==> flow/design.v (excerpt) <==
module microprocessor #(parameter N = 8, ROM_addressBits = 6, RF_addressBits = 3) (
  input  logic                           clk             ,
  input  logic                           rst_n           ,
  input  logic [ 3+2*(RF_addressBits):0] ROM_data        ,
  input  logic [                  N-1:0] SRAM_data       ,
  output logic                           overflowPC      ,
  output logic                           ROM_readEnable  ,
  output logic                           SRAM_readEnable ,
  output logic                           SRAM_writeEnable,
  output logic [    ROM_addressBits-1:0] ROM_address     ,
  output logic [(2**RF_addressBits)-1:0] SRAM_address    ,
  output logic [                  N-1:0] SRAM_data_in
);
Settings: LEC_CHECK=0, ABC_AREA=0, CAP_MARGIN=20, CELL_PAD_IN_SITES_DETAIL_PLACEMENT=0, CORE_MARGIN=2, CORE_UTILIZATION=32, CTS_CLUSTER_DIAMETER=207, CTS_CLUSTER_SIZE=97, PLACE_DENSITY_LB_ADDON=0.13, SLEW_MARGIN=20, TNS_END_PERCENT=20; clock period 9.41 ns.
run.sh (not shown) runs the stock make flow with config.mk's settings and CLKGATE_MAP_FILE=.
The starting point produced a clean layout.
Change:
Settings changed: ABC_AREA 0 to 1, CORE_UTILIZATION 32 to 72, CTS_CLUSTER_SIZE 97 to 14, TNS_END_PERCENT 20 to default.
Clock period 9.41 ns to 4.9 ns, I/O delays scaled along.
Effect: The changed run completed with no timing, DRC or antenna violations; global-route usage came out higher by 23 points; worst setup slack loses 1200 ps; hold slack loses 21 ps; power grows by 120%; area after synthesis went down by 1.9%; via count rose by 13%; cell count goes up by 3.2%; clock skew came out lower by 12 ps; routed wire length went down by 7.9%; count of clock-buffer cells in the layout is unchanged.
Change:
Settings changed: ABC_AREA 1 to 0, CORE_UTILIZATION 72 to 51, CTS_CLUSTER_SIZE 14 to default.
Clock period 4.9 ns to 9.41 ns, I/O delays scaled along.
What happened:
- hold slack is better by 25 ps
- wire length falls by 1.8%
- first-iteration DRC count drops by 39%
- synthesized cell count decreases by 8.2%
- flip-flop count does not change
- clock-buffer cell count stays the same
- final area came out lower by 7.4%
- cell count came out lower by 11%
- clock power shrinks by 44%

* * *

build 51:
microprocessor again, from the RTL that the note above started with.
==> flow/design.v (excerpt) <==
module microprocessor #(parameter N = 8, ROM_addressBits = 6, RF_addressBits = 3) (
  input  logic                           clk             ,
  input  logic                           rst_n           ,
  input  logic [ 3+2*(RF_addressBits):0] ROM_data        ,
  input  logic [                  N-1:0] SRAM_data       ,
  output logic                           overflowPC      ,
  output logic                           ROM_readEnable  ,
  output logic                           SRAM_readEnable ,
  output logic                           SRAM_writeEnable,
  output logic [    ROM_addressBits-1:0] ROM_address     ,
  output logic [(2**RF_addressBits)-1:0] SRAM_address    ,
  output logic [                  N-1:0] SRAM_data_in
);
  logic RF_selectDestA, RF_selectDestB, RF_writeEnable;
  logic [1:0] RF_selectSource;
  logic [RF_addressBits-1:0] RF_writeAddress, RF_readAddressA, RF_readAddressB;
  logic [N-1:0] RF_AluRes, RF_Im, RF_destAluA, RF_destAluB;
  RF #(.N(N), .addressBits(RF_addressBits)) rf (
    clk,
    rst_n,
    RF_selectDestA,
    RF_selectDestB,
    RF_selectSource,
    RF_writeAddress,
    RF_writeEnable,
    RF_readAddressA,
    RF_readAddressB,
    RF_AluRes, SRAM_data, RF_Im,
    RF_destAluA, SRAM_data_in, RF_destAluB, SRAM_address);
  logic ALU_rst, ALU_en;
  logic [2:0] ALU_OP, ALU_ONZ;
  ALU #(N) alu (
    clk,
    rst_n,
    ALU_rst,
    ALU_en,
    ALU_OP,
    RF_destAluA,
    RF_destAluB,
    ALU_ONZ,
    RF_AluRes
  );
  FSM #(.N(N), .M(RF_addressBits), .P(ROM_addressBits)) fsm (
    clk,
    rst_n,
    overflowPC,
    RF_selectSource,
    RF_writeAddress,
    RF_writeEnable,
    RF_readAddressA,
    RF_readAddressB,
    RF_selectDestA,
    RF_selectDestB,
    RF_Im,
    ALU_OP,
    ALU_rst,
    ALU_ONZ,
    ALU_en,
    ROM_data,
    ROM_readEnable,
    ROM_address,
    SRAM_readEnable,
    SRAM_writeEnable
  );
endmodule
clock: 4.85 ns
lec_check: 0
abc_area: 1
cap_margin: 20
core_margin: 2
core_utilization: 72
cts_cluster_diameter: 99
cts_cluster_size: 32
place_density: 0.78
slew_margin: 20
Relative to build 51, the following input files were edited for build 1:
- CTS_CLUSTER_SIZE removed (was 32)
- PLACE_DENSITY changed from 0.78 to 0.65
- SETUP_SLACK_MARGIN newly set to -0.13
- CTS_CLUSTER_DIAMETER removed (was 99)
- the clock period (ns, I/O delays scaled along) changed from 4.85 to 4.3
[summary]
- The height of the chip was comparable across build 1 and build 51.
- Build 1 never completed; the flow aborted with a tool error in global routing (5_1_grt).
- From build 51 to build 1 the numbers moved as follows: total half-perimeter wirelength after legalization and detailed placement higher; placer congestion estimate shows an increase of 0.024.
Inputs modified between build 1 and build 87:
- SETUP_SLACK_MARGIN removed (was -0.13)
- ABC_AREA removed (was 1)
- PLACE_DENSITY removed (was 0.65)
- CORE_UTILIZATION changed from 72 to 40
- the clock period (ns, I/O delays scaled along) changed from 4.3 to 6.0
Findings:
Compared with build 1, number of cells in the yosys synthesis report in build 87 decreased by a little under 10%.
Changes observed in build 87 relative to build 1: area fraction in xor and xnor cells higher, number of buffers inserted by post-CTS setup repair lower, simple logic cell fraction of the synthesized area lower, effective utilization at floorplan lower.
Post-synth area from yosys stat: higher on build 87
In summary, build 87 completed successfully, with a layout that passed the timing, DRC and antenna checks.
[compare] base=build 1 new=build 87: die size rose about 80%; post-place setup slack rose 810 ps; width of the die rose 34%.

* * *

Starting RTL as in the previous note.
## microprocessor
module microprocessor #(parameter N = 8, ROM_addressBits = 6, RF_addressBits = 3) (
  input  logic                           clk             ,
  input  logic                           rst_n           ,
  input  logic [ 3+2*(RF_addressBits):0] ROM_data        ,
  input  logic [                  N-1:0] SRAM_data       ,
  output logic                           overflowPC      ,
  output logic                           ROM_readEnable  ,
  output logic                           SRAM_readEnable ,
  output logic                           SRAM_writeEnable,
  output logic [    ROM_addressBits-1:0] ROM_address     ,
  output logic [(2**RF_addressBits)-1:0] SRAM_address    ,
  output logic [                  N-1:0] SRAM_data_in
);
Settings: LEC_CHECK=0, ABC_AREA=1, CAP_MARGIN=20, CELL_PAD_IN_SITES_DETAIL_PLACEMENT=0, CORE_MARGIN=2, CORE_UTILIZATION=71, CTS_CLUSTER_DIAMETER=230, CTS_CLUSTER_SIZE=42, SETUP_SLACK_MARGIN=0.6, SLEW_MARGIN=20; clock period 5.86 ns.
Then changed:
PLACE_DENSITY_LB_ADDON = 0.09   (was default)
SETUP_SLACK_MARGIN = default   (was 0.6)
clock period = 3.72 ns   (was 5.86 ns; I/O delays follow)
Result:
- The new run aborted during clock tree synthesis
- synthesized area does not change
- die area is unchanged
- synthesized cell count does not change
Then changed:
ABC_AREA = default   (was 1)
CELL_PAD_IN_SITES_DETAIL_PLACEMENT = default   (was 0)
CORE_UTILIZATION = 40   (was 71)
CTS_CLUSTER_DIAMETER = default   (was 230)
CTS_CLUSTER_SIZE = default   (was 42)
PLACE_DENSITY_LB_ADDON = default   (was 0.09)
clock period = 5.85 ns   (was 3.72 ns; I/O delays follow)
Effect: This time the run passed the timing, DRC and antenna checks; synthesized cell count came out lower by 8.2%; die area came out higher by 78%; synthesized area came out higher by 2.0%.

* * *

Starting RTL as in the previous note.
make LEC_CHECK=0 CAP_MARGIN=20 CELL_PAD_IN_SITES_DETAIL_PLACEMENT=0 CORE_ASPECT_RATIO=1.28 CORE_MARGIN=8 CORE_UTILIZATION=40 CTS_CLUSTER_DIAMETER=372 CTS_CLUSTER_SIZE=94 HOLD_SLACK_MARGIN=-0.09 PLACE_DENSITY_LB_ADDON=0.01 SETUP_SLACK_MARGIN=-0.56 SLEW_MARGIN=20 TNS_END_PERCENT=15 finish   # period 6.0 ns
Rerun with:
==> flow/config.mk (replaced) <==
export PLATFORM = sky130hd
export DESIGN_NAME = microprocessor
export DESIGN_NICKNAME = microprocessor
export VERILOG_FILES = /design/flow/design.v
export SDC_FILE = /design/flow/constraint.sdc
export NUM_CORES = 4
export LEC_CHECK = 0
export ABC_AREA = 1
export CAP_MARGIN = 0
export CELL_PAD_IN_SITES_DETAIL_PLACEMENT = 2
export CELL_PAD_IN_SITES_GLOBAL_PLACEMENT = 0
export CORE_ASPECT_RATIO = 0.8
export CORE_MARGIN = 7
export CORE_UTILIZATION = 40
export CTS_CLUSTER_DIAMETER = 31
export CTS_CLUSTER_SIZE = 30
export GPL_TIMING_DRIVEN = 0
export HOLD_SLACK_MARGIN = 0.24
export SETUP_SLACK_MARGIN = 0.8
export SLEW_MARGIN = 20
Now the flow aborted during global routing, error ODB-0269. Synthesized cell count rose by about 9%. Die area fell by 4.2%. Area after synthesis fell by about 2%.
Rerun with:
==> flow/config.mk (replaced) <==
export PLATFORM = sky130hd
export DESIGN_NAME = microprocessor
export DESIGN_NICKNAME = microprocessor
export VERILOG_FILES = /design/flow/design.v
export SDC_FILE = /design/flow/constraint.sdc
export NUM_CORES = 4
export LEC_CHECK = 0
export CAP_MARGIN = 20
export CELL_PAD_IN_SITES_DETAIL_PLACEMENT = 1
export CORE_MARGIN = 8
export CORE_UTILIZATION = 40
export CTS_CLUSTER_DIAMETER = 372
export CTS_CLUSTER_SIZE = 94
export HOLD_SLACK_MARGIN = -0.09
export PLACE_DENSITY_LB_ADDON = 0.01
export SLEW_MARGIN = 20
export TNS_END_PERCENT = 15
Outcome: This time the run ran to the end with no violations; synthesized area grows by 2.0%; synthesized cell count goes down by 8.2%; die area increases by 4.2%.
Rerun with:
--- a/flow/config.mk
+++ b/flow/config.mk
@@ -9,0 +10 @@
+export CORE_ASPECT_RATIO = 1.28
@@ -11 +12 @@
-export CORE_UTILIZATION = 40
+export CORE_UTILIZATION = 49
@@ -15 +16 @@
-export PLACE_DENSITY_LB_ADDON = 0.01
+export PLACE_DENSITY_LB_ADDON = 0.12
Count of clock-buffer cells in the layout came out lower by 1.
Worst setup slack degrades by 40 ps.
Sequential cell count stays the same.
Worst hold slack is better by 12 ps.
Design area drops by 1.2%.
Rerun with:
--- a/flow/config.mk
+++ b/flow/config.mk
@@ -9 +9 @@
-export CELL_PAD_IN_SITES_DETAIL_PLACEMENT = 1
+export CELL_PAD_IN_SITES_DETAIL_PLACEMENT = 0
@@ -12 +12 @@
-export CORE_UTILIZATION = 49
+export CORE_UTILIZATION = 47
@@ -16 +16 @@
-export PLACE_DENSITY_LB_ADDON = 0.12
+export PLACE_DENSITY_LB_ADDON = 0.01
Worst hold slack is worse by 27 ps.
Die area climbs by a few percent.
Maximum frequency climbs slightly.
Clock skew drops by 5.8 ps.
Core utilization drops by 2.8 points.
Design area climbs slightly.
Clock power stays flat.
Clock-buffer cell count climbs by 1.
Area after synthesis does not change.
Non-clock buffer count climbs by 9.
Rerun with:
==> flow/config.mk (replaced) <==
export PLATFORM = sky130hd
export DESIGN_NAME = microprocessor
export DESIGN_NICKNAME = microprocessor
export VERILOG_FILES = /design/flow/design.v
export SDC_FILE = /design/flow/constraint.sdc
export NUM_CORES = 4
export LEC_CHECK = 0
export CAP_MARGIN = 20
export CORE_ASPECT_RATIO = 1.83
export CORE_MARGIN = 2
export CORE_UTILIZATION = 26
export PLACE_DENSITY_LB_ADDON = 0.14
export SLEW_MARGIN = 20
Maximum frequency shrinks by 2.5%. Non-clock buffer count increases by 47. Final cell count is higher by 16%. Die size climbs by 51%.

* * *

Starting RTL as in the previous note.
export LEC_CHECK = 0
export ABC_AREA = 1
export CAP_MARGIN = 0
export CORE_MARGIN = 2
export CORE_UTILIZATION = 70
export CTS_CLUSTER_DIAMETER = 41
export SETUP_SLACK_MARGIN = -0.13
export SLEW_MARGIN = 20
create_clock -name core_clock -period 4.3 [get_ports {clk}]
The first run ran to the end with violations: negative setup slack.
Then changed:
- CAP_MARGIN: 0 -> 20
- CORE_UTILIZATION: 70 -> 72
- CTS_CLUSTER_DIAMETER: 41 -> 45
- PLACE_DENSITY: default -> 0.65
Outcome: This time the run ended with an error in global routing on GRT-0232. Area after synthesis is unchanged. Synthesized cell count stays the same. Die size is lower by about 2.7%.
Then changed:
- CORE_UTILIZATION: 72 -> 71
- CTS_CLUSTER_DIAMETER: 45 -> default
- PLACE_DENSITY: 0.65 -> 0.35
- SETUP_SLACK_MARGIN: -0.13 -> 1.08
- clock period: 4.3 -> 3.83 ns (I/O delays scaled with it)
What happened: With this change the flow never finished: it broke off in clock tree synthesis; synthesized area is unchanged; die area grows slightly; synthesized cell count does not change.
Then changed:
- ABC_AREA: 1 -> default
- CORE_UTILIZATION: 71 -> 40
- PLACE_DENSITY: 0.35 -> default
- SETUP_SLACK_MARGIN: 1.08 -> default
- TNS_END_PERCENT: default -> 15
- clock period: 3.83 -> 4.23 ns (I/O delays scaled with it)
This time the run finished but fails on negative setup slack; die size goes up by 78%; synthesized cell count goes down by 8.2%; synthesized area goes up by 2.0%.
Then changed:
- CORE_UTILIZATION: 40 -> 9
- TNS_END_PERCENT: 15 -> default
- clock period: 4.23 -> 6.16 ns (I/O delays scaled with it)
The changed run finished clean. Routed wire length grows slightly. Utilization drops by 45 points. Area after synthesis stays the same. Global-route usage fell by 22 points. Hold slack is worse by 0.027 ns. Count of clock-buffer cells in the layout increases by 4. Setup slack gains 0.22 ns. Non-clock buffer count decreases by 176. Cell area shrinks by a few percent. Sequential power decreases by a quarter to a third.
Then changed:
- ABC_AREA: default -> 0
- CORE_UTILIZATION: 9 -> 71
- PLACE_DENSITY: default -> 0.62
- SETUP_SLACK_MARGIN: default -> 1.08
- clock period: 6.16 -> 3.83 ns (I/O delays scaled with it)
The changed run ended with an error in clock tree synthesis.
Die size fell by 87%.
Area after synthesis is unchanged.
Synthesized cell count stays the same.

* * *

## juniper
Starting RTL as in the previous note.
Settings: LEC_CHECK=0, ABC_AREA=0, CAP_MARGIN=35, CELL_PAD_IN_SITES_DETAIL_PLACEMENT=0, CELL_PAD_IN_SITES_GLOBAL_PLACEMENT=2, CORE_MARGIN=4, CORE_UTILIZATION=51, CTS_CLUSTER_DIAMETER=80, CTS_CLUSTER_SIZE=82, HOLD_SLACK_MARGIN=0.01, MAX_ROUTING_LAYER=met4, PLACE_DENSITY=0.45, SLEW_MARGIN=35, TNS_END_PERCENT=80; clock period 5.2 ns.
juniper finished every step from synthesis to the final layout, and the layout passed the timing, DRC and antenna checks.
Inputs modified between juniper and sierra:
# juniper
export LEC_CHECK = 0
export ABC_AREA = 0
export CAP_MARGIN = 35
export CELL_PAD_IN_SITES_DETAIL_PLACEMENT = 0
export CELL_PAD_IN_SITES_GLOBAL_PLACEMENT = 2
export CORE_MARGIN = 4
export CORE_UTILIZATION = 51
export CTS_CLUSTER_DIAMETER = 80
export CTS_CLUSTER_SIZE = 82
export HOLD_SLACK_MARGIN = 0.01
export MAX_ROUTING_LAYER = met4
export PLACE_DENSITY = 0.45
export SLEW_MARGIN = 35
export TNS_END_PERCENT = 80
create_clock -name core_clock -period 5.2 [get_ports {clk}]
# sierra
export LEC_CHECK = 0
export CAP_MARGIN = 35
export CELL_PAD_IN_SITES_DETAIL_PLACEMENT = 1
export CORE_MARGIN = 2
export CORE_UTILIZATION = 40
export CTS_CLUSTER_DIAMETER = 391
export SLEW_MARGIN = 20
create_clock -name core_clock -period 6.0 [get_ports {clk}]
==> comparison <==
- Looking at critical path depth, sierra sits 1 above juniper.
- The global routing usage summed across all routing layers in sierra sits 3.4 points below the value recorded for juniper.
- Compared to juniper, sierra has worst setup slack 0.081 ns higher.
- Of sierra and juniper, the higher chip height belongs to sierra.
- [compare] base=juniper new=sierra: fraction of met1 tracks used by global routing lost 4.7 points; core utilization lost 17 points; hold slack picked up an extra 0.0032 ns; wire length on met1 picked up an extra about 14%.
- Relative to juniper, worst slack at placement increased by 0.29 ns in sierra.
- Between sierra and juniper, switching power as a share of total power is lower for juniper, sierra comes in above that.
--- input diff sierra..amber ---
# sierra
export LEC_CHECK = 0
export CAP_MARGIN = 35
export CELL_PAD_IN_SITES_DETAIL_PLACEMENT = 1
export CORE_MARGIN = 2
export CORE_UTILIZATION = 40
export CTS_CLUSTER_DIAMETER = 391
export SLEW_MARGIN = 20
create_clock -name core_clock -period 6.0 [get_ports {clk}]
# amber
export LEC_CHECK = 0
export CAP_MARGIN = 20
export CELL_PAD_IN_SITES_DETAIL_PLACEMENT = 0
export CORE_ASPECT_RATIO = 0.5
export CORE_MARGIN = 8
export CORE_UTILIZATION = 40
export CTS_CLUSTER_DIAMETER = 372
export CTS_CLUSTER_SIZE = 94
export HOLD_SLACK_MARGIN = -0.09
export PLACE_DENSITY_LB_ADDON = 0.01
export SLEW_MARGIN = 20
export TNS_END_PERCENT = 15
create_clock -name core_clock -period 6.0 [get_ports {clk}]
==> results <==
Taking sierra as the reference, in amber global-route total usage across every layer now smaller; maximum net fanout on the critical path now larger; die size now larger; post-layout minimum cycle time now smaller.
Largest net degree at the start of global routing, amber and sierra: lower on sierra
Diff amber..sierra | leftover overflow at the end of global routing | negligible
amber | stages: all done | timing, DRC, antenna: all pass
Looking at weighted congestion at the end of routability-driven global placement, amber sits about 2.3% below sierra.
Taking sierra as the reference, in amber area of the placeable core shows a reduction of 280 µm², area of all placed cells without fillers shows a reduction of 130 µm², least setup slack across all paths after layout shows an increase of 0.053 ns, top achievable clock speed shows an increase of 0.94%.
diff inputs: amber => lagoon
# amber
export LEC_CHECK = 0
export CAP_MARGIN = 20
export CELL_PAD_IN_SITES_DETAIL_PLACEMENT = 0
export CORE_ASPECT_RATIO = 0.5
export CORE_MARGIN = 8
export CORE_UTILIZATION = 40
export CTS_CLUSTER_DIAMETER = 372
export CTS_CLUSTER_SIZE = 94
export HOLD_SLACK_MARGIN = -0.09
export PLACE_DENSITY_LB_ADDON = 0.01
export SLEW_MARGIN = 20
export TNS_END_PERCENT = 15
create_clock -name core_clock -period 6.0 [get_ports {clk}]
# lagoon
export LEC_CHECK = 0
export CAP_MARGIN = 35
export CELL_PAD_IN_SITES_DETAIL_PLACEMENT = 2
export CORE_MARGIN = 2
export CORE_UTILIZATION = 40
export CTS_CLUSTER_DIAMETER = 391
export HOLD_SLACK_MARGIN = 0.24
export SETUP_SLACK_MARGIN = 0.8
export SLEW_MARGIN = 20
create_clock -name core_clock -period 6.0 [get_ports {clk}]
[summary]
The final report for lagoon shows a completed flow and a layout that fails verification, specifically setup timing. Per the comparison of lagoon with amber, wire length of the first global-routing pass now sits higher, post-synthesis instance total barely changed, total length of routed wires moved up, critical path depth rose 10. Relative to amber, worst setup margin has decreased by 0.34 ns in lagoon.
Power is estimated from default activity; no workload was simulated.
